P:
## TNS_dec_33
module TNS_dec_33(
    input wire clk,
    input wire rst_n,
    input wire [32:0] codein,
    output reg [30 - 1 : 0] dataout
    );
clock: 12.0 ns
lec_check: 0
cap_margin: 20
cell_pad_in_sites_global_placement: 3
core_margin: 2
core_utilization: 40
cts_cluster_diameter: 396
cts_cluster_size: 43
slew_margin: 0
tns_end_percent: 5
run.sh (not shown) runs the stock make flow with config.mk's settings and CLKGATE_MAP_FILE=.
P: done, clean on timing, DRC and antenna
Relative to P, the following input files were edited for Q:
Settings: an added ABC_AREA of 0; a change of CTS_CLUSTER_SIZE from 43 to 10; a deleted CELL_PAD_IN_SITES_GLOBAL_PLACEMENT that had been 3; a change of SLEW_MARGIN from 0 to 20; a change of TNS_END_PERCENT from 5 to 10; a deleted CTS_CLUSTER_DIAMETER that had been 396.
==> comparison <==
On design area, Q and P are neck and neck.
From P to Q the numbers moved as follows: worst hold slack comparable, count of nets after finishing comparable.
Between Q and P, the difference in starting utilization of the core area is negligible.
Cmp Q and P / worst setup slack / higher: Q
Cmp Q vs P: overall fraction of global-route tracks in use lower in Q
Per the comparison of Q with P, placer congestion estimate now sits higher; number of buffer and inverter stages on the critical path closely matched the old numbers.
Here is what was changed in the inputs of R compared with Q.
Settings: CELL_PAD_IN_SITES_GLOBAL_PLACEMENT: unset -> 1; CTS_CLUSTER_SIZE: 10 -> unset; ABC_AREA: 0 -> unset; CORE_UTILIZATION: 40 -> 59; TNS_END_PERCENT: 10 -> unset.
--- outcome ---
- Post-route non-filler standard cell count: R vs Q down about 8%
- Summary: final critical delay including setup and external delays, R worse than Q
- Q vs R, cell with the biggest individual delay on the critical path: clkdlybuf4s50_1 vs fa_1
- Detailed-router iteration count before antenna repair on R is down relative to Q.
- Between Q and R, the difference in proportion of final cell area spent on non-clock buffers is negligible.
- Final antenna-violating net count across Q and R: no real change.
- Number of diodes added for antenna fixing came out exactly the same in Q and R.
- Re routability-driven placement congestion ratio: R is 2.3% down on Q.
Input-level comparison between S and R:
Settings: CELL_PAD_IN_SITES_GLOBAL_PLACEMENT now 2, was 1; CORE_ASPECT_RATIO now 0.78, previously not set; SETUP_SLACK_MARGIN now -0.1, previously not set; CORE_UTILIZATION now 32, was 59; CTS_CLUSTER_SIZE now 18, previously not set.
### Flow results
- Compared with R, S shows a lower met3 routed wirelength.
- Of R and S, the run reporting the lower average vias per placed instance was S.
- Number of inserted filler cells in the final layout went up by more than 100% going from R to S.
- On maximum number of pins on one net before global-route repair, S tracks R almost exactly.
- S has less setup slack than R.


The RTL this note starts from:
==> flow/design.v <==
`timescale 1ns / 1ps
module TNS_dec_33(
    input wire clk,
    input wire rst_n,
    input wire [32:0] codein,
    output reg [30 - 1 : 0] dataout
    );
    wire [30 - 1 : 0] dataout_wire;
    assign dataout_wire = (codein[32]*847425747) + (codein[31]*564950498) + (codein[30]*282475249) + 
                    (codein[29]*121060821) + (codein[28]*80707214) + (codein[27]*40353607) + 
                    (codein[26]*17294403) + (codein[25]*11529602) + (codein[24]*5764801) + 
                    (codein[23]*2470629) + (codein[22]*1647086) + (codein[21]*823543) + 
                    (codein[20]*352947) + (codein[19]*235298) + (codein[18]*117649) + (codein[17]*50421) + (codein[16]*33614) + 
                    (codein[15]*16807) + (codein[14]*7203) + (codein[13]*4802) + (codein[12]*2401) + (codein[11]*1029) +
                    (codein[10]*686) + (codein[9]*343) + (codein[8]*147) + (codein[7]*98) + (codein[6]*49) +
                    (codein[5]*21) + (codein[4]*14) + (codein[3]*7) + (codein[2]*3) + (codein[1]*2) +
                    (codein[0]*1);
    always @(posedge clk or negedge rst_n) begin
        if (~rst_n) begin
            dataout <= 0;
        end
        else begin
            dataout <= dataout_wire;
        end
    end
endmodule
==> flow/config.mk <==
export PLATFORM = sky130hd
export DESIGN_NAME = TNS_dec_33
export DESIGN_NICKNAME = TNS_dec_33
export VERILOG_FILES = /design/flow/design.v
export SDC_FILE = /design/flow/constraint.sdc
export NUM_CORES = 4
export LEC_CHECK = 0
export ABC_AREA = 0
export CAP_MARGIN = 20
export CORE_MARGIN = 8
export CORE_UTILIZATION = 40
export CTS_CLUSTER_DIAMETER = 309
export CTS_CLUSTER_SIZE = 10
export PLACE_DENSITY = 0.4
export SLEW_MARGIN = 20
export TNS_END_PERCENT = 10
==> flow/constraint.sdc <==
create_clock -name core_clock -period 12.0 [get_ports {clk}]
set_input_delay 2.4000 -clock core_clock [delete_from_list [all_inputs] [get_ports {clk}]]
set_output_delay 2.4000 -clock core_clock [all_outputs]
set_load 0.01 [all_outputs]
Edit:
- CORE_MARGIN: 8 -> 2
- CORE_UTILIZATION: 40 -> 24
- CTS_CLUSTER_DIAMETER: 309 -> not set
- PLACE_DENSITY: 0.4 -> 0.9
What happened: Routed wire length rose by 2.4%. Synthesized area does not change. Via count is higher by about 2.7%. Core utilization went down by 18 points. Maximum frequency barely changes. Critical path depth came out higher by 3. Worst setup slack got worse by 0.024 ns. Design area is higher by 2.3%. Global-route usage is lower by 4.8 points.
Edit:
- CORE_ASPECT_RATIO: not set -> 0.5
- CORE_UTILIZATION: 24 -> 39
- PLACE_DENSITY: 0.9 -> not set
Die area goes down by 38%.
Setup slack loses 0.081 ns.
Cell area drops by 2.3%.
Synthesized area is unchanged.
Via count falls by 4.1%.
Sequential share of layout area is higher by 0.16 points.
Edit:
- ABC_AREA: 0 -> not set
- CELL_PAD_IN_SITES_GLOBAL_PLACEMENT: not set -> 3
- CORE_MARGIN: 2 -> 10
- CORE_UTILIZATION: 39 -> 40
- CTS_CLUSTER_DIAMETER: not set -> 396
- CTS_CLUSTER_SIZE: 10 -> 14
- HOLD_SLACK_MARGIN: not set -> -0.08
- PLACE_DENSITY: not set -> 0.41
- SLEW_MARGIN: 20 -> 0
- TNS_END_PERCENT: 10 -> 5
Result:
- critical path depth came out higher by 3
- hold slack gets worse by 0.30 ns
- worst setup slack improved by 0.065 ns
Edit:
- ABC_AREA: not set -> 0
- CELL_PAD_IN_SITES_GLOBAL_PLACEMENT: 3 -> not set
- CORE_MARGIN: 10 -> 6
- CORE_UTILIZATION: 40 -> 61
- CTS_CLUSTER_DIAMETER: 396 -> not set
- CTS_CLUSTER_SIZE: 14 -> 10
- HOLD_SLACK_MARGIN: -0.08 -> not set
- PLACE_DENSITY: 0.41 -> not set
- SLEW_MARGIN: 0 -> 20
- TNS_END_PERCENT: 5 -> 10
Worst setup slack loses 0.072 ns.
Global-route usage is higher by 6.9 points.
Synthesized area is unchanged.
Wire length is lower by roughly a tenth.
Critical path depth is lower by 3.
Die size is lower by well over a third.
Edit:
- ABC_AREA: 0 -> not set
- CELL_PAD_IN_SITES_GLOBAL_PLACEMENT: not set -> 0
- CORE_ASPECT_RATIO: 0.5 -> 1.54
- CORE_MARGIN: 6 -> 10
- CORE_UTILIZATION: 61 -> 40
- CTS_CLUSTER_DIAMETER: not set -> 99
- CTS_CLUSTER_SIZE: 10 -> 14
- PLACE_DENSITY: not set -> 0.41
- SLEW_MARGIN: 20 -> 0
- TNS_END_PERCENT: 10 -> 5
What happened: The changed run completed without violations; setup slack improved by 0.13 ns; via count drops by 1.8%.


// TNS_dec_33: RTL as listed in full above, without the edits since
clock: 8.32 ns
lec_check: 0
abc_area: 0
cap_margin: 0
cell_pad_in_sites_detail_placement: 1
core_aspect_ratio: 0.92
core_margin: 9
core_utilization: 40
gpl_timing_driven: 0
hold_slack_margin: 0.26
max_routing_layer: met5
setup_slack_margin: 1.54
slew_margin: 20
Change:
- ABC_AREA: 0 -> 1
- CAP_MARGIN: 0 -> 20
- CELL_PAD_IN_SITES_DETAIL_PLACEMENT: 1 -> unset
- CORE_ASPECT_RATIO: 0.92 -> unset
- CORE_MARGIN: 9 -> 2
- GPL_TIMING_DRIVEN: 0 -> unset
- HOLD_SLACK_MARGIN: 0.26 -> unset
- MAX_ROUTING_LAYER: met5 -> unset
- SETUP_SLACK_MARGIN: 1.54 -> unset
- clock period: 8.32 -> 8.8 ns (I/O delays scaled with it)
Effect:
- The new run went through all stages and came out clean
- critical path depth rises by 1
- sequential share of layout area is about the same
- wire length is lower by 4.2%
- core utilization goes down by 3.3 points
- die area is lower by 10%
- non-clock buffer count goes down by 24
- hold slack gains 0.45 ns
- final area goes up by 1.3%
- final cell count rose by 17%
Change:
- CORE_UTILIZATION: 40 -> 66
- HOLD_SLACK_MARGIN: unset -> -0.09
- clock period: 8.8 -> 6.58 ns (I/O delays scaled with it)
What happened: The new run finished with setup timing left. Cell area came out higher by about a fifth. Routed wire length goes up by roughly a tenth.
Change:
- CORE_UTILIZATION: 66 -> 64
- HOLD_SLACK_MARGIN: -0.09 -> 0.3
- SETUP_SLACK_MARGIN: unset -> 1.46
- clock period: 6.58 -> 4.89 ns (I/O delays scaled with it)
Effect:
- The changed run finished but fails on setup timing
- flip-flop count stays the same
- routed wire length rose by 7.5%
- setup slack is worse by 1.2 ns
- global-route usage goes up by 0.16 points
- final cell count came out higher by 3.6%
- final area increases by 4.9%


job 101:
Starts from the design.v that is shown in full above.
make LEC_CHECK=0 ABC_AREA=1 CAP_MARGIN=20 CORE_MARGIN=2 CORE_UTILIZATION=66 SLEW_MARGIN=20 finish   # period 15.5 ns
Job 101: done, clean on timing, DRC and antenna
Relative to job 101, the following input files were edited for job 102:
Settings: the clock period (ns, I/O delays scaled along): 15.5 -> 7.68.
Global-route usage across job 102 and job 101: no real change. The master of the slowest instance on the critical path comes out clkdlybuf4s50_1 in one run and fa_1 in the other, namely in job 101 and job 102 respectively. Critical path depth: job 102 vs job 101 down about 8%. Any difference in wire length of the first global-routing pass between job 101 and job 102 is small enough to ignore. Going from job 101 to job 102, routed wire length went up 340 um; sequential portion of the cell area saw a decrease.
What job 103 does differently from job 102 at the input level:
Settings: an added CTS_CLUSTER_DIAMETER of 223; a change of CORE_UTILIZATION from 66 to 64; an added CTS_CLUSTER_SIZE of 97; a change of the clock period (ns, I/O delays scaled along) from 7.68 to 6.28.
Findings:
Job 102 → job 103: post-CTS setup buffer count increased by 23 relative to the old numbers, buffering overhead increased by 6.4 points relative to the old numbers. Overall die area delta (job 103 − job 102): unfavourable. Diff job 102..job 103 | tally of clock buffers in the finished layout | unchanged. Compared with job 102, job 103 degrades hold slack. Although it ran to completion, job 103 produced a layout that fails the final checks because of negative setup slack.
The inputs of job 104 differ from those of job 103 as listed below.
Settings: removing ABC_AREA (formerly 1); removing CTS_CLUSTER_DIAMETER (formerly 223); setting SETUP_SLACK_MARGIN to 1.78 for the first time; removing CTS_CLUSTER_SIZE (formerly 97); changing the clock period (ns, I/O delays scaled along) from 6.28 to 7.97.
Notes after the runs:
Job 103 ran in full, but the layout does not pass; the checks complain about negative setup slack. Job 104 completed; timing, DRC and antenna clean. The sequential cell count of the final layout was comparable across job 103 and job 104. The chip footprint reported for job 104 is smaller than that of job 103 by about 6%. Side by side, layout clock buffer count turned out higher in job 104 than in job 103. Compared with job 103, job 104 shows number of buffers outside the clock class in the layout lower by 59.


Setup of wip/lagoon:
// TNS_dec_33: RTL as listed in full above, without the edits since
clock: 6.28 ns
lec_check: 0
abc_area: 1
cap_margin: 20
core_margin: 2
core_utilization: 68
cts_cluster_diameter: 223
cts_cluster_size: 97
place_density: 0.42
setup_slack_margin: -0.56
slew_margin: 20
wip/lagoon finished all stages; however, its layout fails the closing checks, the failures being setup timing.
diff inputs: wip/lagoon => wip/violet
Settings: CTS_CLUSTER_SIZE removed (was 97); CTS_CLUSTER_DIAMETER removed (was 223); PLACE_DENSITY removed (was 0.42); CORE_UTILIZATION changed from 68 to 70; ABC_AREA changed from 1 to 0; SETUP_SLACK_MARGIN removed (was -0.56); the clock period (ns, I/O delays scaled along) changed from 6.28 to 6.7.
Notes after the runs:
- Looking at area share of and-or/or-and cells after synthesis across wip/lagoon and wip/violet, the one that comes out higher is wip/violet.
- HPWL after detailed placement, wip/violet vs wip/lagoon: up by a few percent
- Summary of wip/violet over wip/lagoon: post-CTS repair timing setup buffer count shows an increase of 25, overall chip area shows a reduction of 0.0014 mm^2.
- NOTE number of nets in the synthesized netlist wip/lagoon->wip/violet decreased by more than 10%
- The remaining runs in wip/lagoon and wip/violet completed every stage, whereas wip/violet halted early.
- From the logs: wip/lagoon reached the end of the flow and failed the layout checks with setup timing.
- Reported for wip/lagoon and wip/violet, number of enable flip-flop cells turned out identical to the last digit.
- Compare wip/lagoon and wip/violet | post-synthesis cell area lower: wip/violet
- Number of distinct library cell variants in the gate-level netlist after synthesis in wip/violet is 91% above wip/lagoon.
diff inputs: wip/violet => wip/raven
Settings: swapping 70 for 72 in CORE_UTILIZATION; putting HOLD_SLACK_MARGIN at -0.08 where nothing was set; swapping 6.7 for 7.04 in the clock period (ns, I/O delays scaled along).
Results
- FAIL wip/raven @ global routing: tool exited with error
- Min starting utilization of the core area across wip/violet and wip/raven: wip/violet
- wip/violet → wip/raven: area of the core region now smaller; pre-CTS setup slack climbed 150 ps.
- The die of wip/raven is smaller than the one used in wip/violet.
- Xor and xnor area share after synthesis essentially unchanged between wip/raven and wip/violet.
- wip/violet and wip/raven ended up with nearly the same I/O pin count.
- Die extent in y for wip/raven is lower than for wip/violet.
- Re x dimension of the die: wip/violet and wip/raven aren't equal, and the lower value belongs to wip/raven.
Relative to wip/raven, the following input files were edited for wip/xenon:
Settings: clearing HOLD_SLACK_MARGIN, which used to be -0.08; swapping 20 for 0 in CAP_MARGIN; clearing ABC_AREA, which used to be 0; putting SETUP_SLACK_MARGIN at 0.82 where nothing was set; swapping 7.04 for 7.97 in the clock period (ns, I/O delays scaled along).
==> comparison <==
[flow] wip/xenon | stages: complete | final checks: fail | reason: setup timing. Number of instances in the placed design: wip/xenon vs wip/raven down about 6%. On xor-xnor portion of the synthesized cell area, wip/raven tracks wip/xenon almost exactly. HPWL reported at the end of detailed placement delta (wip/xenon − wip/raven): favourable. Between wip/xenon and wip/raven, it is wip/xenon whose weighted congestion at the end of routability-driven global placement is lower, by about 3.6%. Higher placed standard-cell area was reported by wip/raven, not wip/xenon.
Here is what was changed in the inputs of wip/garnet compared with wip/xenon.
Settings: HOLD_SLACK_MARGIN newly set to -0.09; ABC_AREA newly set to 0; SETUP_SLACK_MARGIN removed (was 0.82); CAP_MARGIN changed from 0 to 20; the clock period (ns, I/O delays scaled along) changed from 7.97 to 6.58.
==> results <==
In the summary table, wip/garnet is marked failed, with error GRT-0116 raised in global routing. The total instance count after detailed placement in wip/xenon is 0.933 times that in wip/garnet. Looking at wip/xenon and wip/garnet, the instance tally after logic synthesis is a wash. Worst-case setup slack after placement on wip/garnet is down relative to wip/xenon. From wip/garnet to wip/xenon, adder-cell area share of the yosys netlist did not move at all. Reported for wip/xenon and wip/garnet, compound-cell area share of the yosys netlist turned out identical to the last digit. Going from wip/xenon to wip/garnet, weighted congestion reported at the end of routability-driven placement shrinks by about 1.4%. wip/garnet: post-detailed-placement half-perimeter wirelength is about 12% higher than what wip/xenon reported. The cell area reported after detailed placement number comes out higher for wip/garnet vs wip/xenon. On total die size, wip/garnet tracks wip/xenon almost exactly.


== run A ==
// TNS_dec_33: RTL as listed in full above, without the edits since
make LEC_CHECK=0 ABC_AREA=1 CAP_MARGIN=20 CORE_MARGIN=2 CORE_UTILIZATION=68 CTS_CLUSTER_DIAMETER=223 CTS_CLUSTER_SIZE=97 SETUP_SLACK_MARGIN=1.51 SLEW_MARGIN=20 TNS_END_PERCENT=5 finish   # period 6.28 ns
Layout checks on run A: not met. Flow itself completed; violations: setup timing.
#### Input delta (run B over run A)
-- flow/config.mk --
<<< run A, line 11
export CORE_UTILIZATION = 68
export CTS_CLUSTER_DIAMETER = 223
export CTS_CLUSTER_SIZE = 97
export SETUP_SLACK_MARGIN = 1.51
>>> run B, line 11
export CORE_UTILIZATION = 25
<<< run A, line 16
export TNS_END_PERCENT = 5
>>> run B, line 13
==> flow/constraint.sdc <==
create_clock -name core_clock -period 8.8 [get_ports {clk}]
set_input_delay 1.7600 -clock core_clock [delete_from_list [all_inputs] [get_ports {clk}]]
set_output_delay 1.7600 -clock core_clock [all_outputs]
set_load 0.01 [all_outputs]
Results
Having completed the whole flow, run B delivered a layout that passed the timing, design-rule and antenna checks. The final report for run A shows a completed flow and a layout that fails verification, specifically setup timing. What run B reported for met3 wire length has to be multiplied by 2.1 to get the figure for run A. Compared run B vs run A, and overall routing resource usage is down in run B. Run B vs. run A: count of filler cells inserted in the layout went up by 3511. Summary of run B over run A: per-cell routed wire length decreased by about 22% relative to the old numbers; final wirelength decreased by 12% relative to the old numbers. Diff run A..run B | synthesized cell count | unchanged.
--- input diff run B..run C ---
-- flow/config.mk --
<<< run B, line 8
export ABC_AREA = 1
>>> run C, line 8
export ABC_AREA = 0
<<< run B, line 11
export CORE_UTILIZATION = 25
>>> run C, line 11
export CORE_UTILIZATION = 70
==> flow/constraint.sdc <==
create_clock -name core_clock -period 6.74 [get_ports {clk}]
set_input_delay 1.3480 -clock core_clock [delete_from_list [all_inputs] [get_ports {clk}]]
set_output_delay 1.3480 -clock core_clock [all_outputs]
set_load 0.01 [all_outputs]
For chip area from the yosys synthesis statistics, dividing the value from run C by the value from run B gives 0.936.
Run C did not run to completion, as it errored out during global routing.
Run C vs run B: simple-gate share of the synthesized area down
Cmp run C vs run B: die span in x lower in run C
There was hardly any difference in proportion of synthesized flip-flops having asynchronous set or reset between run B and run C.
In run C, half-perimeter wire length of the detailed placement result is lower than in run B.
Taking run B over run C, the post-synthesis area per instance ratio works out to 0.859.
Diff run B -> run C: area after synthesis moved down, setup slack at placement dropped 1.84 ns, area fraction in full adders, half adders and majority gates shows an increase of 4.4 points, initial cell density of the core shows an increase of 46 points, number of I/O port buffers stayed essentially flat.
## Diff of input files: run D against run C
-- flow/config.mk --
<<< run C, line 8
export ABC_AREA = 0
>>> run D, line 8
export ABC_AREA = 1
<<< run C, line 11
export CORE_UTILIZATION = 70
>>> run D, line 11
export CORE_UTILIZATION = 40
==> flow/constraint.sdc <==
create_clock -name core_clock -period 12.0 [get_ports {clk}]
set_input_delay 2.4000 -clock core_clock [delete_from_list [all_inputs] [get_ports {clk}]]
set_output_delay 2.4000 -clock core_clock [all_outputs]
set_load 0.01 [all_outputs]
[summary]
- For final estimated routing congestion in global placement, run D and run C come out practically identical.
- Run D closes out successfully: all stages finished, all timing, DRC and antenna checks passed.
- Run C got as far as global routing, where a tool error ended the run.
- Run C → run D: total of buffers placed on input and output ports essentially unchanged, die height increased 36%, sequential cell area fraction in the yosys report decreased 0.51 points, area fraction in full adders, half adders and majority gates decreased 4.4 points, netlist area before placement increased 650 µm².
- Relative to run C, the synthesized instance count measured on run D has increased by more than 10%.
- Relative to run C, the post-synthesis xor/xnor area fraction of run D is lower by 0.92 points.
- Looking at simple-gate share of the synthesized area, run D sits 8.0 points higher than run C does.
- Synthesis area per yosys for run D is higher than for run C.
Input changes introduced in run E (baseline for comparison: run D):
-- flow/config.mk --
<<< run D, line 8
export ABC_AREA = 1
>>> run E, line 8
<<< run D, line 10
>>> run E, line 9
export CELL_PAD_IN_SITES_GLOBAL_PLACEMENT = 3
<<< run D, line 12
export SLEW_MARGIN = 20
>>> run E, line 12
export CTS_CLUSTER_DIAMETER = 396
export CTS_CLUSTER_SIZE = 98
export PLACE_DENSITY = 0.4
export SLEW_MARGIN = 0
export TNS_END_PERCENT = 5
Results
Compared with run D, number of tapcells in run E decreased by a few percent.
The post-synthesis chip area from yosys reported for run E is smaller than that of run D by about 6.4%.
Run D vs run E, capturing instance or port of the critical path: dataout[17] vs dataout[27]
Modified inputs, run F compared to run E
-- flow/config.mk --
<<< run E, line 10
export CORE_MARGIN = 2
>>> run F, line 10
export CORE_MARGIN = 10
<<< run E, line 13
export CTS_CLUSTER_SIZE = 98
export PLACE_DENSITY = 0.4
>>> run F, line 13
export CTS_CLUSTER_SIZE = 14
export PLACE_DENSITY = 0.41
Run E → run F: wire length has increased.
Run F vs. run E: wire length of the first global-routing pass went up, global-route usage -4.1 points.
Changes observed in run F relative to run E: utilization comparable, total length of routed met2 wires comparable.
